==> flow/design.v (excerpt) <==
module cache(
    clk,
    proc_reset,
    proc_read,
    proc_write,
    proc_addr,
    proc_wdata,
    proc_stall,
    proc_rdata,
    mem_read,
    mem_write,
    mem_addr,
    mem_rdata,
    mem_wdata,
    mem_ready
);
Settings: LEC_CHECK=0, CAP_MARGIN=20, CORE_MARGIN=2, CORE_UTILIZATION=30, PLACE_DENSITY=0.5, SLEW_MARGIN=20; clock period 8.52 ns.
run.sh (not shown) runs the stock make flow with config.mk's settings and CLKGATE_MAP_FILE=.
Then changed:
Settings changed: CORE_UTILIZATION 30 to 52.
Clock period 8.52 ns to 6.22 ns, I/O delays scaled along.
The changed run ran to the end with no violations; global-route usage increases by 14 points; area after synthesis does not change; sequential cell count is unchanged.
Then changed:
Settings changed: CORE_UTILIZATION 52 to 70, CTS_CLUSTER_SIZE set to 36, PLACE_DENSITY 0.5 to 0.67.
Clock period 6.22 ns to 4.83 ns, I/O delays scaled along.
Now the flow completed and failed the layout checks on setup timing.
Design area goes up by about 4.7%.
Clock-buffer cell count climbs by 8.
Synthesized cell count is unchanged.
Sequential share of layout area falls by 1.9 points.
Die size came out lower by about 25%.
Wire length increases by 2.5%.
Power grows by about 34%.

cache again, from the RTL that the note above started with.
// cache
module cache(
    clk,
    proc_reset,
    proc_read,
    proc_write,
    proc_addr,
    proc_wdata,
    proc_stall,
    proc_rdata,
    mem_read,
    mem_write,
    mem_addr,
    mem_rdata,
    mem_wdata,
    mem_ready
);
clock: 4.83 ns
lec_check: 0
cap_margin: 20
core_margin: 2
core_utilization: 72
cts_cluster_size: 51
place_density: 0.65
slew_margin: 20
The first run finished but failed the layout checks on negative setup slack.
Next try:
Settings changed: CTS_CLUSTER_DIAMETER set to 348, CTS_CLUSTER_SIZE 51 to unset, PLACE_DENSITY 0.65 to 0.38, TNS_END_PERCENT set to 5.
Clock period 4.83 ns to 6.33 ns, I/O delays scaled along.
After rerunning:
- With this change the flow completed with no timing, DRC or antenna violations
- first-iteration DRC count is lower by about a fifth
- hold slack stays flat
- non-clock buffer count drops by 521
- die area stays the same
Next try:
Settings changed: CORE_UTILIZATION 72 to 30, CTS_CLUSTER_DIAMETER 348 to unset, PLACE_DENSITY 0.38 to 0.5, TNS_END_PERCENT 5 to unset.
Clock period 6.33 ns to 10.0 ns, I/O delays scaled along.
What happened: Die size rose by 140%. Hold slack got worse by 7.2 ps. Core utilization shrinks by 49 points. Global-route usage goes down by 27 points. Power went down by 37%. Sequential share of layout area fell by 0.68 points. Wire length is higher by 14%. Clock power is lower by 32%. First-iteration DRC count is lower by 43%.
Next try:
Settings changed: CORE_UTILIZATION 30 to 58, PLACE_DENSITY 0.5 to unset.
Clock period 10.0 ns to 6.85 ns, I/O delays scaled along.
Result: Sequential share of layout area came out higher by 0.80 points; wire length came out lower by 12%; final area came out lower by 1.8%; first-iteration DRC count came out higher by 34%.

cache again, from the RTL that the note above started with.
clock: 10.0 ns
lec_check: 0
abc_area: 0
cap_margin: 20
cell_pad_in_sites_detail_placement: 2
core_margin: 2
core_utilization: 30
cts_cluster_size: 85
gpl_routability_driven: 0
max_routing_layer: met4
min_routing_layer: met2
place_density: 0.5
setup_slack_margin: 0.85
slew_margin: 20
Edit:
ABC_AREA = unset   (was 0)
CELL_PAD_IN_SITES_DETAIL_PLACEMENT = unset   (was 2)
CORE_UTILIZATION = 16   (was 30)
CTS_CLUSTER_SIZE = unset   (was 85)
GPL_ROUTABILITY_DRIVEN = unset   (was 0)
MAX_ROUTING_LAYER = unset   (was met4)
MIN_ROUTING_LAYER = unset   (was met2)
SETUP_SLACK_MARGIN = unset   (was 0.85)
clock period = 14.0 ns   (was 10.0 ns; I/O delays follow)
Clock power came out lower by 31%; setup slack gains 1.5 ns; cell area came out higher by 3.7%; clock skew came out higher by 0.050 ns; non-clock buffer count fell by 5; die size is higher by 87%; utilization drops by 16 points; total power fell by 31%; first-iteration DRC count shrinks by 69%; wire length decreases by 5.7%; count of clock-buffer cells in the layout shrinks by 14.
Edit:
CORE_UTILIZATION = 45   (was 16)
TNS_END_PERCENT = 5   (was unset)
clock period = 5.06 ns   (was 14.0 ns; I/O delays follow)
This time the run finished but fails on setup timing.
Design area climbs by 2.2%.
Worst setup slack got worse by 2.6 ns.
Register-to-register slack got worse by 7.3 ns.
Wire length drops by 7.6%.
Power figures rest on the tool's default switching activity, not on a simulated workload.
